== run 1 ==
// fsm
module fsm(
    input [15:0] dataIn,
    input R_I,
    input reset,
    input clk,
    output reg r_o,
    output reg [1:0] err,
    output [31:0] dataOut,
    output ready
    );
==> flow/config.mk <==
export PLATFORM = sky130hd
export DESIGN_NAME = fsm
export DESIGN_NICKNAME = fsm
export VERILOG_FILES = /design/flow/design.v
export SDC_FILE = /design/flow/constraint.sdc
export NUM_CORES = 4
export LEC_CHECK = 0
export ABC_AREA = 0
export CAP_MARGIN = 0
export CORE_MARGIN = 2
export CORE_UTILIZATION = 72
export CTS_CLUSTER_DIAMETER = 194
export CTS_CLUSTER_SIZE = 13
export GPL_TIMING_DRIVEN = 1
export PLACE_DENSITY_LB_ADDON = 0.04
export SETUP_SLACK_MARGIN = 2.38
export SLEW_MARGIN = 20
==> flow/constraint.sdc <==
create_clock -name core_clock -period 8.14 [get_ports {clk}]
set_input_delay 1.6280 -clock core_clock [delete_from_list [all_inputs] [get_ports {clk}]]
set_output_delay 1.6280 -clock core_clock [all_outputs]
set_load 0.01 [all_outputs]
run.sh (not shown) runs the stock make flow with config.mk's settings and CLKGATE_MAP_FILE=.
Inputs modified between run 1 and run 2:
Settings: CTS_CLUSTER_SIZE: 13 -> unset; SETUP_SLACK_MARGIN: 2.38 -> unset; CTS_CLUSTER_DIAMETER: 194 -> unset; PLACE_DENSITY_LB_ADDON: 0.04 -> unset; ABC_AREA: 0 -> unset; CAP_MARGIN: 0 -> 20; GPL_TIMING_DRIVEN: 1 -> unset; CORE_UTILIZATION: 72 -> 64; the clock period (ns, I/O delays scaled along): 8.14 -> 5.1.
==> results <==
Every stage of run 2 finished as expected; the final checks, on the other hand, flagged negative setup slack, which means the layout fails. [run 2 vs run 1] sequential cell area share: lower in run 2. Run 2: average wire length per cell after detail routing 7.5% below run 1. [compare] base=run 1 new=run 2: total track usage lower, buffer-and-inverter tally for the worst setup path went down 3, highest net fanout along the worst path went down by 3, combinational cell fraction of total power rose 3.4 points. [run 2] final clock period utilization by the worst path rose 53 points relative to run 1. Diff run 1 -> run 2 | logic area | up slightly.
Input-level comparison between run 3 and run 2:
Settings: setting SETUP_SLACK_MARGIN to -0.59 for the first time; changing CORE_UTILIZATION from 64 to 70; changing the clock period (ns, I/O delays scaled along) from 5.1 to 5.89.
[summary]
The flow completed for run 3, but it is not clean: the layout still shows negative setup slack. Diff run 2 -> run 3: clock-pin slew of the registers on the worst-case setup and hold paths ~0 delta, die size went down by about 8%, combined buffer and inverter count along the critical path now sits at about the same level, post-detailed-routing wire length lower. Compared with run 2, in run 3 count of clock tree sinks stayed essentially flat, final area lost 3.6%, vias per cell went up 0.23.
Inputs modified between run 3 and run 4:
Settings: SETUP_SLACK_MARGIN: -0.59 -> unset; CORE_UTILIZATION: 70 -> 72; PLACE_DENSITY_LB_ADDON: unset -> 0.24; the clock period (ns, I/O delays scaled along): 5.89 -> 9.17.
### Flow results
Switching power as a share of total power essentially unchanged between run 3 and run 4. Taking run 3 as the reference, in run 4 worst hold slack higher; combinational power share went down by 3.3 points; via count normalized by instance count +about 3.3%. Run 4 finished end to end and its layout was clean on timing, DRC and antenna.
Input-level comparison between run 5 and run 4:
Settings: removing PLACE_DENSITY_LB_ADDON (formerly 0.24); changing CORE_UTILIZATION from 72 to 40.
[summary]
- DRC marker count from the first detailed-route iteration sits lower in run 5 than in run 4.
- Taking run 4 as the reference, in run 5 logic depth of the worst setup path including buffers went down 7.7%, total number of vias now smaller, worst setup slack fell by 180 ps, count of clock-buffer cells in the layout moved up.
- Run 5 vs run 4 on total power: run 5 is the lower one.
- From run 4 to run 5 the numbers moved as follows: worst slew margin relative to its limit has decreased; HPWL reported at the end of detailed placement +5.8%.
Input changes introduced in run 6 (baseline for comparison: run 5):
Settings: SLEW_MARGIN now 35, was 20; MAX_ROUTING_LAYER now met4, previously not set; GPL_ROUTABILITY_DRIVEN now 0, previously not set; the clock period (ns, I/O delays scaled along) now 10.0, was 9.17.
==> results <==
Run 6 has setup slack above what run 5 had. Of run 5 and run 6, the run reporting the higher layout overhead on the synthesized area was run 6. Summary of run 6 over run 5: number of fill cells stayed essentially flat; worst-case setup slack after placement rose by 630 ps. Highest metal layer with signal wires = met4: run 6; highest metal layer with signal wires = met5: run 5.


fsm again, from the RTL that the note above started with.
==> flow/design.v (excerpt) <==
module fsm(
    input [15:0] dataIn,
    input R_I,
    input reset,
    input clk,
    output reg r_o,
    output reg [1:0] err,
    output [31:0] dataOut,
    output ready
    );
make LEC_CHECK=0 ABC_AREA=0 CAP_MARGIN=0 CORE_MARGIN=2 CORE_UTILIZATION=72 CTS_CLUSTER_DIAMETER=30 CTS_CLUSTER_SIZE=100 GPL_TIMING_DRIVEN=1 PLACE_DENSITY_LB_ADDON=0.04 SETUP_SLACK_MARGIN=2.38 SLEW_MARGIN=20 finish   # period 8.14 ns
Next try:
Settings changed: ABC_AREA 0 to unset, CAP_MARGIN 0 to 20, CTS_CLUSTER_DIAMETER 30 to unset, CTS_CLUSTER_SIZE 100 to unset, GPL_TIMING_DRIVEN 1 to unset, PLACE_DENSITY_LB_ADDON 0.04 to unset, SETUP_SLACK_MARGIN 2.38 to unset.
Clock period 8.14 ns to 7.97 ns, I/O delays scaled along.
Outcome: The new run went through all stages and came out clean. Fmax goes up slightly. Worst setup slack is worse by 150 ps. Final area is lower by a few percent. Via count falls by a few percent. Critical path depth climbs by 3.
Next try:
Settings changed: ABC_AREA set to 1, CORE_UTILIZATION 72 to 68.
Clock period 7.97 ns to 13.8 ns, I/O delays scaled along.
What happened:
- The changed run finished with timing, DRC and antenna clean
- final area decreases by 2.4%
- worst hold slack improved by 4.4 ps
- sequential cell count is unchanged
- combinational power fell by 32%
- synthesized cell count grows by about 20%
- core utilization came out lower by 4.9 points
- worst setup slack gets better by 4700 ps
- register-to-register slack improves by 4700 ps
- routed wire length climbs by about 0.8%


Setup of before:
fsm again, from the RTL that the note above started with.
clock: 7.33 ns
lec_check: 0
cap_margin: 20
core_margin: 2
core_utilization: 71
cts_cluster_size: 98
place_density_lb_addon: 0.06
setup_slack_margin: 2.16
slew_margin: 20
before finished every stage; the final checks, however, were not passed, the failures being negative setup slack.
Relative to before, the following input files were edited for after:
# before
export LEC_CHECK = 0
export CAP_MARGIN = 20
export CORE_MARGIN = 2
export CORE_UTILIZATION = 71
export CTS_CLUSTER_SIZE = 98
export PLACE_DENSITY_LB_ADDON = 0.06
export SETUP_SLACK_MARGIN = 2.16
export SLEW_MARGIN = 20
create_clock -name core_clock -period 7.33 [get_ports {clk}]
# after
export LEC_CHECK = 0
export CAP_MARGIN = 20
export CORE_MARGIN = 2
export CORE_UTILIZATION = 59
export SLEW_MARGIN = 20
create_clock -name core_clock -period 9.17 [get_ports {clk}]
Findings:
after finished every step from synthesis to the final layout, and the layout passed the timing, design-rule and antenna checks.
before ran in full, but the layout does not pass; the checks complain about negative setup slack.
Changes observed in after relative to before: clock power share picked up an extra 4.4 points, detailed placer's ending HPWL now sits higher, highest clock rate shrank by about 10%.
Setup slack: after vs before up 0.97 ns


Setup of job 3496:
Starting RTL as in the previous note.
==> flow/config.mk <==
export PLATFORM = sky130hd
export DESIGN_NAME = fsm
export DESIGN_NICKNAME = fsm
export VERILOG_FILES = /design/flow/design.v
export SDC_FILE = /design/flow/constraint.sdc
export NUM_CORES = 4
export LEC_CHECK = 0
export CAP_MARGIN = 20
export CORE_MARGIN = 2
export CORE_UTILIZATION = 71
export CTS_CLUSTER_SIZE = 97
export PLACE_DENSITY_LB_ADDON = 0.04
export SETUP_SLACK_MARGIN = 2.05
export SLEW_MARGIN = 20
==> flow/constraint.sdc <==
create_clock -name core_clock -period 7.11 [get_ports {clk}]
set_input_delay 1.4220 -clock core_clock [delete_from_list [all_inputs] [get_ports {clk}]]
set_output_delay 1.4220 -clock core_clock [all_outputs]
set_load 0.01 [all_outputs]
| job 3496 | all stages done | FAIL | negative setup slack |
Modified inputs, job 7564 compared to job 3496
diff --git a/flow/config.mk b/flow/config.mk
--- a/flow/config.mk
+++ b/flow/config.mk
@@ -9,6 +9,5 @@
 export CORE_MARGIN = 2
-export CORE_UTILIZATION = 71
-export CTS_CLUSTER_SIZE = 97
-export PLACE_DENSITY_LB_ADDON = 0.04
-export SETUP_SLACK_MARGIN = 2.05
+export CORE_UTILIZATION = 72
+export CTS_CLUSTER_SIZE = 10
+export PLACE_DENSITY = 0.37
 export SLEW_MARGIN = 20
==> flow/constraint.sdc <==
create_clock -name core_clock -period 6.06 [get_ports {clk}]
set_input_delay 1.2120 -clock core_clock [delete_from_list [all_inputs] [get_ports {clk}]]
set_output_delay 1.2120 -clock core_clock [all_outputs]
set_load 0.01 [all_outputs]
Notes after the runs:
To summarise job 7564: no stage aborted, but the layout did not pass its checks, failing on negative setup slack. Global-route usage for job 7564: 0.48 points up relative to job 3496. ~same sequential share of layout area in job 7564 and job 3496. Proportion of cell area spent on the clock network: job 7564 vs job 3496, no meaningful difference. Number of well taps (job 7564 vs. job 3496) decreases by a few percent. Changes observed in job 7564 relative to job 3496: minimum period implied by the final worst setup slack increased by 0.13 ns relative to the old numbers, total power increased by 13% relative to the old numbers, synthesized cell count closely matched the old numbers, net switching share of the total power decreased by 1.7 points relative to the old numbers.
Changes in job 3785 relative to job 7564:
diff --git a/flow/config.mk b/flow/config.mk
--- a/flow/config.mk
+++ b/flow/config.mk
@@ -10,4 +10,4 @@
 export CORE_UTILIZATION = 72
+export CTS_CLUSTER_DIAMETER = 373
 export CTS_CLUSTER_SIZE = 10
-export PLACE_DENSITY = 0.37
 export SLEW_MARGIN = 20
==> flow/constraint.sdc <==
create_clock -name core_clock -period 6.05 [get_ports {clk}]
set_input_delay 1.2100 -clock core_clock [delete_from_list [all_inputs] [get_ports {clk}]]
set_output_delay 1.2100 -clock core_clock [all_outputs]
set_load 0.01 [all_outputs]
--- outcome ---
To summarise job 3785: no stage aborted, but the layout did not pass its checks, failing on negative setup slack.
For the final cell count, job 3785 came in 29 lower than job 7564 did.
In the reports for job 7564 and job 3785, the smaller pre-CTS worst setup slack belongs to job 3785.
Looking at final wirelength, job 3785 sits 3700 um lower than job 7564 does.
Post-synthesis xor/xnor area fraction: job 3785 vs job 7564 identical
The final critical delay including setup and external delays of job 3785 exceeds that of job 7564 by 0.13 ns.
Input changes introduced in job 1923 (baseline for comparison: job 3785):
diff --git a/flow/config.mk b/flow/config.mk
--- a/flow/config.mk
+++ b/flow/config.mk
@@ -9,5 +9,4 @@
 export CORE_MARGIN = 2
-export CORE_UTILIZATION = 72
-export CTS_CLUSTER_DIAMETER = 373
-export CTS_CLUSTER_SIZE = 10
+export CORE_UTILIZATION = 71
+export CTS_CLUSTER_SIZE = 19
 export SLEW_MARGIN = 20
==> flow/constraint.sdc <==
create_clock -name core_clock -period 7.33 [get_ports {clk}]
set_input_delay 1.4660 -clock core_clock [delete_from_list [all_inputs] [get_ports {clk}]]
set_output_delay 1.4660 -clock core_clock [all_outputs]
set_load 0.01 [all_outputs]
==> comparison <==
Status job 1923: flow complete, layout not clean - negative setup slack. Job 1923 vs job 3785 on area growth from synthesis to layout: job 1923 is the lower one. Compared with job 3785, job 1923 shows average wire length per cell after detail routing that has gone down slightly. Taking job 3785 as the reference, in job 1923 fraction of power consumed by combinational cells dropped 3.3 points, non-clock buffer count went down by 46%, cell area shows a reduction of about 3.3%, required time reported for the critical path endpoint climbed 1.30 ns, final critical-path required period now smaller.
The inputs of job 5354 differ from those of job 1923 as listed below.
diff --git a/flow/config.mk b/flow/config.mk
--- a/flow/config.mk
+++ b/flow/config.mk
@@ -10,3 +10,3 @@
 export CORE_UTILIZATION = 71
-export CTS_CLUSTER_SIZE = 19
+export CTS_CLUSTER_SIZE = 21
 export SLEW_MARGIN = 20
==> flow/constraint.sdc <==
create_clock -name core_clock -period 7.11 [get_ports {clk}]
set_input_delay 1.4220 -clock core_clock [delete_from_list [all_inputs] [get_ports {clk}]]
set_output_delay 1.4220 -clock core_clock [all_outputs]
set_load 0.01 [all_outputs]
### Flow results
Complete run, failing final checks: job 5354, reason negative setup slack.
Diff job 1923 -> job 5354: post-place instance area comparable; number of antenna violations at the first check in global routing dropped 2; worst hold slack grew by 0.0081 ns.
~same combinational share of cell area in job 5354 and job 1923
Worst path arrival time | job 5354 above job 1923
Utilization after layout: job 5354 vs job 1923 — no meaningful difference
Worst relative slew slack (job 5354 over job 1923): decrease, 4.8 points
Between job 5354 and job 1923, it is job 5354 whose met1 track demand over resource in global routing is lower, by 0.75 points.


red:
Starting RTL as in the previous note.
make LEC_CHECK=0 CAP_MARGIN=20 CELL_PAD_IN_SITES_DETAIL_PLACEMENT=2 CELL_PAD_IN_SITES_GLOBAL_PLACEMENT=1 CORE_MARGIN=6 CORE_UTILIZATION=71 GPL_ROUTABILITY_DRIVEN=0 GPL_TIMING_DRIVEN=1 PLACE_DENSITY_LB_ADDON=0.25 SLEW_MARGIN=10 finish   # period 8.66 ns
red never completed; the flow aborted with a tool error in detailed placement.
## Diff of input files: blue against red
- swapping 10 for 0 in SLEW_MARGIN
- clearing GPL_TIMING_DRIVEN, which used to be 1
- clearing PLACE_DENSITY_LB_ADDON, which used to be 0.25
- swapping 71 for 40 in CORE_UTILIZATION
- clearing CELL_PAD_IN_SITES_DETAIL_PLACEMENT, which used to be 2
- clearing GPL_ROUTABILITY_DRIVEN, which used to be 0
- swapping 6 for 3 in CORE_MARGIN
- clearing CELL_PAD_IN_SITES_GLOBAL_PLACEMENT, which used to be 1
- swapping 8.66 for 10.0 in the clock period (ns, I/O delays scaled along)
[summary]
red → blue: synthesized area per cell comparable; core utilization at floorplan shows a reduction of 32 points.
Going from red to blue, die span in x up 96 um, synthesized instance count flat, fraction of synthesized area in multiplexers flat, number of ports placed on the die boundary flat.
blue: no failed stages, no open violations at the end
Between blue and red, the number of placement rows is lower for red.
blue vs. red: simple logic cell fraction of the synthesized area flat, synthesized area flat, area enclosed by the die boundary up 69%, area of the placeable core up 0.072 mm^2.
For green, these inputs were changed with respect to blue:
- SLEW_MARGIN now 25, was 0
- PLACE_DENSITY_LB_ADDON now 0.17, previously not set
- CORE_ASPECT_RATIO now 0.58, previously not set
==> results <==
Between green and blue, the difference in total power is negligible. Count of non-filler cells in the finished layout of green is on par with blue. Critical path required time delta (green -> blue): insignificant. Between blue and green, the design area does not differ in any meaningful way. Sort green and blue by number of iterations in the first detailed-routing pass desc -> top: green. Wire length of the first global-routing pass (blue / green): 0.926. Compared green vs blue, and sum of buffers and inverters on the critical path is up in green. Number of tap instances, green vs blue: up slightly. Relative to blue, worst hold slack after final layout decreased by 0.010 ns in green. Sum of met2 wire segment lengths after detailed routing, green vs blue: down by more than 10%. Comparing worst setup slack for green and blue, the bigger number came from blue.
Input changes introduced in orange (baseline for comparison: green):
- an added MIN_ROUTING_LAYER of met2
- an added CELL_PAD_IN_SITES_DETAIL_PLACEMENT of 1
- an added GPL_ROUTABILITY_DRIVEN of 0
- an added CELL_PAD_IN_SITES_GLOBAL_PLACEMENT of 0
- an added MAX_ROUTING_LAYER of met4
### Flow results
No final results exist for orange, since it was stopped by error GRT-0116 during global routing. Reported for orange and green, placement row count turned out identical to the last digit. ~same share of async-settable or async-resettable flops after synthesis in orange and green. Re netlist area before placement: no difference whatsoever between orange and green. Post-placement cell area: green vs orange, no meaningful difference. Placed instance count of orange is on par with green. [compare] base=green new=orange: post-place setup slack dropped 0.038 ns, half-perimeter wire length of the detailed placement result shows an increase of about 6.4%, total die size ~0 delta, starting density of the core barely changed.


fsm again, from the RTL that the note above started with.
Settings: LEC_CHECK=0, ABC_AREA=0, CAP_MARGIN=20, CORE_MARGIN=2, CORE_UTILIZATION=71, CTS_CLUSTER_DIAMETER=194, CTS_CLUSTER_SIZE=18, GPL_TIMING_DRIVEN=1, PLACE_DENSITY_LB_ADDON=0.04, SETUP_SLACK_MARGIN=1.32, SLEW_MARGIN=35; clock period 8.31 ns.
Change:
CORE_UTILIZATION = 72   (was 71)
CTS_CLUSTER_SIZE = 23   (was 18)
PLACE_DENSITY = 0.64   (was unset)
PLACE_DENSITY_LB_ADDON = unset   (was 0.04)
SETUP_SLACK_MARGIN = unset   (was 1.32)
clock period = 7.01 ns   (was 8.31 ns; I/O delays follow)
=>
- With this change the flow completed, yet does not pass: setup timing
- register-to-register slack degrades by 1.1 ns
- critical path depth stays the same
- final area rises by 0.89%
- worst setup slack degrades by 1.1 ns
- total power rises by 15%
- sequential power rises by about 19%
- clock power rises by about 4%
- clock-buffer cell count falls by 22
- maximum frequency rises by 2.6%
- non-clock buffer count rises by 149
Change:
ABC_AREA = unset   (was 0)
CTS_CLUSTER_DIAMETER = unset   (was 194)
CTS_CLUSTER_SIZE = 15   (was 23)
GPL_TIMING_DRIVEN = unset   (was 1)
PLACE_DENSITY = unset   (was 0.64)
SETUP_SLACK_MARGIN = 1.08   (was unset)
SLEW_MARGIN = 20   (was 35)
clock period = 7.59 ns   (was 7.01 ns; I/O delays follow)
What happened:
- The changed run reached the layout checks and failed them: setup timing
- combinational power went down by about 4%
- via count went up by about 1.1%
- wire length went up by 2.6%
- die area stays the same
- cell count hardly moves
- final area went up by about 2%
- hold slack hardly moves
- clock skew went down by 0.011 ns
- core utilization went up by 1.5 points
- fmax went down by 1.7%
Change:
ABC_AREA = 1   (was unset)
CTS_CLUSTER_DIAMETER = 44   (was unset)
CTS_CLUSTER_SIZE = 99   (was 15)
PLACE_DENSITY = 0.35   (was unset)
clock period = 8.11 ns   (was 7.59 ns; I/O delays follow)
The changed run reached the layout checks and failed them: setup timing.
Clock-buffer cell count decreases by 7.
Non-clock buffer count is higher by 179.
First-iteration DRC count grows by well over a third.
Clock power climbs by a few percent.
Change:
CORE_UTILIZATION = 68   (was 72)
CTS_CLUSTER_DIAMETER = unset   (was 44)
PLACE_DENSITY = unset   (was 0.35)
SETUP_SLACK_MARGIN = 4.02   (was 1.08)
TNS_END_PERCENT = 15   (was unset)
clock period = 13.8 ns   (was 8.11 ns; I/O delays follow)
Result:
- The changed run went through all stages and came out clean
- worst setup slack improved by 6.1 ns
- wire length fell by 19%
- maximum frequency rises by 4.5%
- design area fell by 6.7%
- non-clock buffer count came out lower by 331
- combinational power shrinks by 60%
Power figures rest on the tool's default switching activity, not on a simulated workload.
